==> inputs of v31 <==
==> flow/design.v <==
`timescale 1ns / 1ps
module LED_flow(
  input      i_clk,                     
  input      i_rst_n,                   
  input      pause,                     
  output reg [6:0] keyboard_val,        
  output reg [7:0] keyboard             
 );
reg [1:0] cnt2;                         
reg [3:0] flag;                         
reg [23:0] flag_time;                   
reg key_clk_sec;                        
reg key_clk_sec_d;
reg [1:0] cnt;                          
reg key_clk_d;
wire key_clk  = cnt[1];                 
wire sec_tick = key_clk_sec & ~key_clk_sec_d;
wire scan_tick = key_clk & ~key_clk_d;
always @ (posedge i_clk)
   begin
     if (i_rst_n) begin
         cnt <= 2'd0;
         cnt2 <= 2'd0;
         key_clk_sec <= 1'b0;
         key_clk_sec_d <= 1'b0;
         key_clk_d <= 1'b0;
     end else begin
         cnt <= cnt + 1'b1;
         cnt2 <= (cnt2 + 1'b1) % 2'd3;
         if(cnt2 < 2'd1)
             key_clk_sec <= 1'b1;
         else
             key_clk_sec <= 1'b0;
         key_clk_sec_d <= key_clk_sec;
         key_clk_d <= key_clk;
     end
   end
always @ (posedge i_clk)
  begin
    if (i_rst_n)
        flag_time <= 24'b0;
    else if(sec_tick && !pause)
        flag_time <= (flag_time + 1'b1) % 24'd8640000;
  end
always @ (posedge i_clk)
  if (i_rst_n) begin
    flag <= 4'd0;
    keyboard <= 8'b1111_1111;
    keyboard_val <= 7'b1111111;
  end else if (scan_tick)
  begin
    flag <= (flag + 1'b1) % 4'd8;
    case(flag)
       4'h0:begin
                keyboard <= 8'b0111_1111;    
                case((flag_time / 19'd360000) / 4'd10)
                4'd0:keyboard_val <= 7'b0000001;
                4'd1:keyboard_val <= 7'b1001111;
                4'd2:keyboard_val <= 7'b0010010;
                4'd3:keyboard_val <= 7'b0000110;
                4'd4:keyboard_val <= 7'b1001100;
                4'd5:keyboard_val <= 7'b0100100;
                4'd6:keyboard_val <= 7'b0100000;
                4'd7:keyboard_val <= 7'b0001111;
                4'd8:keyboard_val <= 7'b0000000;
                4'd9:keyboard_val <= 7'b0001100;
                endcase
            end
       4'h1:begin
                keyboard <= 8'b1011_1111;    
                case((flag_time / 19'd360000) % 4'd10)
                4'd0:keyboard_val <= 7'b0000001;
                4'd1:keyboard_val <= 7'b1001111;
                4'd2:keyboard_val <= 7'b0010010;
                4'd3:keyboard_val <= 7'b0000110;
                4'd4:keyboard_val <= 7'b1001100;
                4'd5:keyboard_val <= 7'b0100100;
                4'd6:keyboard_val <= 7'b0100000;
                4'd7:keyboard_val <= 7'b0001111;
                4'd8:keyboard_val <= 7'b0000000;
                4'd9:keyboard_val <= 7'b0001100;
                endcase
            end
       4'h2:begin
                keyboard <= 8'b1101_1111;    
                case(((flag_time / 13'd6000) % 6'd60) / 4'd10)
                4'd0:keyboard_val <= 7'b0000001;
                4'd1:keyboard_val <= 7'b1001111;
                4'd2:keyboard_val <= 7'b0010010;
                4'd3:keyboard_val <= 7'b0000110;
                4'd4:keyboard_val <= 7'b1001100;
                4'd5:keyboard_val <= 7'b0100100;
                4'd6:keyboard_val <= 7'b0100000;
                4'd7:keyboard_val <= 7'b0001111;
                4'd8:keyboard_val <= 7'b0000000;
                4'd9:keyboard_val <= 7'b0001100;
                endcase
            end
       4'h3:begin
                keyboard <= 8'b1110_1111;    
                case(((flag_time / 13'd6000) % 6'd60) % 4'd10)
                4'd0:keyboard_val <= 7'b0000001;
                4'd1:keyboard_val <= 7'b1001111;
                4'd2:keyboard_val <= 7'b0010010;
                4'd3:keyboard_val <= 7'b0000110;
                4'd4:keyboard_val <= 7'b1001100;
                4'd5:keyboard_val <= 7'b0100100;
                4'd6:keyboard_val <= 7'b0100000;
                4'd7:keyboard_val <= 7'b0001111;
                4'd8:keyboard_val <= 7'b0000000;
                4'd9:keyboard_val <= 7'b0001100;
                endcase
            end
       4'h4:begin
                keyboard <= 8'b1111_0111;    
                case(((flag_time / 7'd100) % 6'd60) / 4'd10)
                4'd0:keyboard_val <= 7'b0000001;
                4'd1:keyboard_val <= 7'b1001111;
                4'd2:keyboard_val <= 7'b0010010;
                4'd3:keyboard_val <= 7'b0000110;
                4'd4:keyboard_val <= 7'b1001100;
                4'd5:keyboard_val <= 7'b0100100;
                4'd6:keyboard_val <= 7'b0100000;
                4'd7:keyboard_val <= 7'b0001111;
                4'd8:keyboard_val <= 7'b0000000;
                4'd9:keyboard_val <= 7'b0001100;
                endcase
            end
       4'h5:begin
                keyboard <= 8'b1111_1011;    
                case(((flag_time / 7'd100) % 6'd60) % 4'd10)
                4'd0:keyboard_val <= 7'b0000001;
                4'd1:keyboard_val <= 7'b1001111;
                4'd2:keyboard_val <= 7'b0010010;
                4'd3:keyboard_val <= 7'b0000110;
                4'd4:keyboard_val <= 7'b1001100;
                4'd5:keyboard_val <= 7'b0100100;
                4'd6:keyboard_val <= 7'b0100000;
                4'd7:keyboard_val <= 7'b0001111;
                4'd8:keyboard_val <= 7'b0000000;
                4'd9:keyboard_val <= 7'b0001100;
                endcase
            end
       4'h6:begin
                keyboard <= 8'b1111_1101;    
                case((flag_time % 7'd100)/4'd10)
                4'd0:keyboard_val <= 7'b0000001;
                4'd1:keyboard_val <= 7'b1001111;
                4'd2:keyboard_val <= 7'b0010010;
                4'd3:keyboard_val <= 7'b0000110;
                4'd4:keyboard_val <= 7'b1001100;
                4'd5:keyboard_val <= 7'b0100100;
                4'd6:keyboard_val <= 7'b0100000;
                4'd7:keyboard_val <= 7'b0001111;
                4'd8:keyboard_val <= 7'b0000000;
                4'd9:keyboard_val <= 7'b0001100;
                endcase
            end
       4'h7:begin
                keyboard <= 8'b1111_1110;    
                case(flag_time % 4'd10)
                4'd0:keyboard_val <= 7'b0000001;
                4'd1:keyboard_val <= 7'b1001111;
                4'd2:keyboard_val <= 7'b0010010;
                4'd3:keyboard_val <= 7'b0000110;
                4'd4:keyboard_val <= 7'b1001100;
                4'd5:keyboard_val <= 7'b0100100;
                4'd6:keyboard_val <= 7'b0100000;
                4'd7:keyboard_val <= 7'b0001111;
                4'd8:keyboard_val <= 7'b0000000;
                4'd9:keyboard_val <= 7'b0001100;
                endcase
            end
    endcase
  end
endmodule
==> flow/run.sh <==
#!/bin/bash
# the make line also repeats each setting of config.mk as NAME=value (left out here)
make -C /OpenROAD-flow-scripts/flow DESIGN_CONFIG=/design/flow/config.mk WORK_HOME=/design/flow/orfs CLKGATE_MAP_FILE= finish
==> flow/config.mk <==
export PLATFORM = sky130hd
export DESIGN_NAME = LED_flow
export DESIGN_NICKNAME = LED_flow
export VERILOG_FILES = /design/flow/design.v
export SDC_FILE = /design/flow/constraint.sdc
export NUM_CORES = 4
export LEC_CHECK = 0
export ABC_AREA = 1
export CAP_MARGIN = 20
export CORE_MARGIN = 2
export CORE_UTILIZATION = 72
export CTS_CLUSTER_DIAMETER = 210
export CTS_CLUSTER_SIZE = 15
export PLACE_DENSITY_LB_ADDON = 0.19
export SETUP_SLACK_MARGIN = 3.95
export SLEW_MARGIN = 20
==> flow/constraint.sdc <==
create_clock -name core_clock -period 25.5 [get_ports {i_clk}]
set_input_delay 5.1000 -clock core_clock [delete_from_list [all_inputs] [get_ports {i_clk}]]
set_output_delay 5.1000 -clock core_clock [all_outputs]
set_load 0.01 [all_outputs]
==> v28: changes against v31 <==
==> flow/config.mk (replaced) <==
export PLATFORM = sky130hd
export DESIGN_NAME = LED_flow
export DESIGN_NICKNAME = LED_flow
export VERILOG_FILES = /design/flow/design.v
export SDC_FILE = /design/flow/constraint.sdc
export NUM_CORES = 4
export LEC_CHECK = 0
export CAP_MARGIN = 20
export CORE_MARGIN = 2
export CORE_UTILIZATION = 40
export PLACE_DENSITY = 0.6
export SLEW_MARGIN = 20
==> flow/constraint.sdc (replaced) <==
create_clock -name core_clock -period 25.0 [get_ports {i_clk}]
set_input_delay 5.0000 -clock core_clock [delete_from_list [all_inputs] [get_ports {i_clk}]]
set_output_delay 5.0000 -clock core_clock [all_outputs]
set_load 0.01 [all_outputs]
==> qor summary <==
quantity	v31	v28
DIE HEIGHT	191.1 um	254.2 um
Syn_area_per_cell	5.581 sq um	6.523 sq um
Netlist area before placement	25,200 sq um	25,050 sq um
Simple-gate share of the synthesized area	0.6366	0.3291
Number of cells in Yosys stat	4,516	3,840
Core box area	34,540 sq um	61,830 sq um
Synthesized instance count	4,516	3,840
Dpl ws	-7810 ps	593.0 ps
Floorplan-stage core utilization	0.7296	0.4051
Cell type with the highest aggregate area in the netlist	nand2_1	xnor2_1
Floorplan net count	4,543	3,867
XOR/XNOR Area Share	0.06330	0.1061
Adder and majority cell fraction of the synthesized area	0.01192	0.02443
Most used standard cell by instance count after synthesis	nand2_1	nor2_1
Placed cell count	5,934	4,559
Post-place instance area	33,500 sq um	25,960 sq um
# rows	68	91
Routability-driven placement congestion ratio	1.062	0.9592
Result of the run	stopped before the end	finished clean
Last stage reached	4_1_cts	-
Width of the chip	191.1 um	254.2 um
Top area contributor share	0.1734	0.07868
Sequential cell area fraction in the yosys report	0.03813	0.03837
Unique cell types	94	152
Post-detailed-placement half-perimeter wirelength	95,510 um	64,500 um
Die area	36,520 sq um	64,630 sq um
And-or/or-and share of the synthesized area	0.09314	0.4027


==> run P <==
// LED_flow: RTL as listed in full above, without the edits since
clock: 13.5 ns
lec_check: 0
cap_margin: 20
core_margin: 2
core_utilization: 65
place_density: 0.6
setup_slack_margin: 3.7
slew_margin: 20
tns_end_percent: 5
run.sh (not shown) runs the stock make flow with config.mk's settings and CLKGATE_MAP_FILE=.
==> run Y: changes against run P <==
ABC_AREA = 1   (was not set)
CORE_UTILIZATION = 70   (was 65)
CTS_CLUSTER_DIAMETER = 351   (was not set)
CTS_CLUSTER_SIZE = 31   (was not set)
SETUP_SLACK_MARGIN = not set   (was 3.7)
TNS_END_PERCENT = not set   (was 5)
==> flow/constraint.sdc (replaced) <==
create_clock -name core_clock -period 9.75 [get_ports {i_clk}]
set_input_delay 1.9500 -clock core_clock [delete_from_list [all_inputs] [get_ports {i_clk}]]
set_output_delay 1.9500 -clock core_clock [all_outputs]
set_load 0.01 [all_outputs]
==> run K: changes against run P <==
CORE_UTILIZATION = 56   (was 65)
PLACE_DENSITY = not set   (was 0.6)
SETUP_SLACK_MARGIN = 3.95   (was 3.7)
TNS_END_PERCENT = not set   (was 5)
==> flow_summary.yaml <==
# implementation run metrics
outcome:
  status: "stopped before the end"
  stop_stage: "5_1_grt"
  error: "[ERROR GRT-0116] Global routing finished with congestion. Check the congestion regions in the DRC Viewer."
placement:
  routabilityCongestion: 1.08
  preCtsSetupSlack_ns: -6.96
yosys:
  mux_share_pct: 4.08
  top_cells_by_count: "nor2_1 (404), nand2_1 (389), a21oi_1 (278)"
  ys_sh_adder_pct: 2.44
  synthTopCellsByArea: "xnor2_1 (7.9%), nor2_1 (6.1%), nand2_1 (5.8%)"
  ys_area_um2: 25000
  ys_types: 152
die:
  fp_util_pct: 66.2
  rows: 71
  die_x_um: 200
clocking:
  cts_resized: 154
  clock_sinks: 48
global_route:
  gr-max-usage-layer: "met2"
That was run P.
==> flow_summary.yaml <==
# implementation run metrics
outcome:
  status: "stopped before the end"
  error: "[ERROR DPL-0038] Utilization greater than 100%, impossible to legalize"
  stop_stage: "3_5_place_dp"
yosys:
  ys_types: 94
  synthTopCellsByArea: "nand2_1 (17%), inv_1 (9.3%), nand2_2 (8.4%)"
  ys_sh_adder_pct: 1.19
  top_cells_by_count: "nand2_1 (1164), inv_1 (623), nor2_1 (424)"
die:
  fp_util_pct: 71.0
  die_x_um: 194
placement:
  routabilityCongestion: 1.03
That was run Y.
==> flow_summary.yaml <==
# synthesis and place-and-route metrics
outcome:
  status: "complete, but fails checks"
  so_faults: "negative setup slack"
clocking:
  clock_sinks: 48
  cts_resized: 262
yosys:
  mux_share_pct: 4.08
  ys_types: 152
  ys_area_um2: 25000
  synthTopCellsByArea: "xnor2_1 (7.9%), nor2_1 (6.1%), nand2_1 (5.8%)"
  top_cells_by_count: "nor2_1 (404), nand2_1 (389), a21oi_1 (278)"
placement:
  routabilityCongestion: 1.04
  preCtsSetupSlack_ns: -6.12
die:
  fp_util_pct: 56.6
final_timing:
  setup_violations: 7
  fin_ws_ns: -9.27
That was run K.


==> inputs of run a <==
RTL: the design.v shown in full above, as it stands there.
make LEC_CHECK=0 CAP_MARGIN=20 CELL_PAD_IN_SITES_GLOBAL_PLACEMENT=2 CORE_ASPECT_RATIO=1.96 CORE_MARGIN=2 CORE_UTILIZATION=33 CTS_CLUSTER_SIZE=98 SLEW_MARGIN=20 finish   # period 25.0 ns
==> run b (differences from run a) <==
==> flow/config.mk (replaced) <==
export PLATFORM = sky130hd
export DESIGN_NAME = LED_flow
export DESIGN_NICKNAME = LED_flow
export VERILOG_FILES = /design/flow/design.v
export SDC_FILE = /design/flow/constraint.sdc
export NUM_CORES = 4
export LEC_CHECK = 0
export CAP_MARGIN = 20
export CORE_MARGIN = 3
export CORE_UTILIZATION = 40
export SETUP_SLACK_MARGIN = 0.28
export SLEW_MARGIN = 20
==> run c (differences from run a) <==
==> flow/config.mk (replaced) <==
export PLATFORM = sky130hd
export DESIGN_NAME = LED_flow
export DESIGN_NICKNAME = LED_flow
export VERILOG_FILES = /design/flow/design.v
export SDC_FILE = /design/flow/constraint.sdc
export NUM_CORES = 4
export LEC_CHECK = 0
export ABC_AREA = 1
export CAP_MARGIN = 20
export CORE_MARGIN = 2
export CORE_UTILIZATION = 69
export PLACE_DENSITY = 0.6
export SLEW_MARGIN = 20
==> flow/constraint.sdc (replaced) <==
create_clock -name core_clock -period 36.1 [get_ports {i_clk}]
set_input_delay 7.2200 -clock core_clock [delete_from_list [all_inputs] [get_ports {i_clk}]]
set_output_delay 7.2200 -clock core_clock [all_outputs]
set_load 0.01 [all_outputs]
==> Changelog: implementation <==
### Changed

* Status: complete, no violations
* Tot GR Track Use at a little under a quarter
* Critical Path Source: flag_time[20]
* Distinct cells, synth at ~150
* DR vias/cell at 6.495
* Simple-Gate Area Share at 32.91%
That was run b.
==> Changelog: implementation <==
### Changed

* Status: complete, no violations
* Distinct cells, synth at around 150
* Simple-Gate Area Share at 32.91%
* Critical Path Source: flag_time[16]
That was run a.
==> Changelog: implementation <==
### Changed

* Critical Path Source: flag_time[19]
* Distinct cells, synth at 94
* Die width at 195.1 um
* Detailed Place HPWL at 53.93 mm
* Tot GR Track Use at roughly a third
* Main flop type: dfxtp_1
* Simple-Gate Area Share at 63.66%
* DR vias/cell at between 5 and 6
* Status: complete, no violations
That was run c.


==> inputs of juniper <==
RTL: the design.v shown in full above, as it stands there.
Settings: LEC_CHECK=0, CAP_MARGIN=20, CORE_MARGIN=2, CORE_UTILIZATION=65, PLACE_DENSITY=0.6, SLEW_MARGIN=20, TNS_END_PERCENT=5; clock period 19.7 ns.
==> amber (differences from juniper) <==
- CORE_UTILIZATION: 65 -> 64
- PLACE_DENSITY: 0.6 -> not set
- TNS_END_PERCENT: 5 -> not set
==> flow/constraint.sdc (replaced) <==
create_clock -name core_clock -period 13.5 [get_ports {i_clk}]
set_input_delay 2.7000 -clock core_clock [delete_from_list [all_inputs] [get_ports {i_clk}]]
set_output_delay 2.7000 -clock core_clock [all_outputs]
set_load 0.01 [all_outputs]
==> pepper (differences from juniper) <==
- ABC_AREA: not set -> 1
- CORE_UTILIZATION: 65 -> 72
- CTS_CLUSTER_SIZE: not set -> 96
- TNS_END_PERCENT: 5 -> not set
==> flow/constraint.sdc (replaced) <==
create_clock -name core_clock -period 32.8 [get_ports {i_clk}]
set_input_delay 6.5600 -clock core_clock [delete_from_list [all_inputs] [get_ports {i_clk}]]
set_output_delay 6.5600 -clock core_clock [all_outputs]
set_load 0.01 [all_outputs]
==> qor summary <==
quantity                                                                    pepper                   amber                   juniper
Outcome                                                   finished with violations  stopped before the end  finished with violations
Stage where the flow stopped                                                     -    clock tree synthesis                         -
Violated checks                                               negative setup slack                       -      negative setup slack
End of the worst register-to-register path                         keyboard_val[2]                       -           keyboard_val[0]
YS chip area                                                            25,200 um2              25,000 um2                25,000 um2
Number of max-cap violations                                                     0                       -                         0
End of the critical path                                           keyboard_val[2]                       -           keyboard_val[0]
Layout-stage area growth over the synthesis result                           17.0%                       -                     27.0%
Hold-fix buffers, CTS                                                            0                       -                         0
Wire length on met3                                                        8930 um                       -                 11,600 um
Violation tally from detailed-route iteration zero                           3,245                       -                     6,292
Final nets                                                                   4,782                       -                     4,160
Met3 layer usage reported by global route                                    2.59%                       -                     4.17%
Proportion of final cell area spent on non-clock buffers                     8.17%                       -                     13.0%
Hold Path Stages                                                                 1                       -                         1
Placer congestion estimate                                                    1.01                    1.08                      1.08
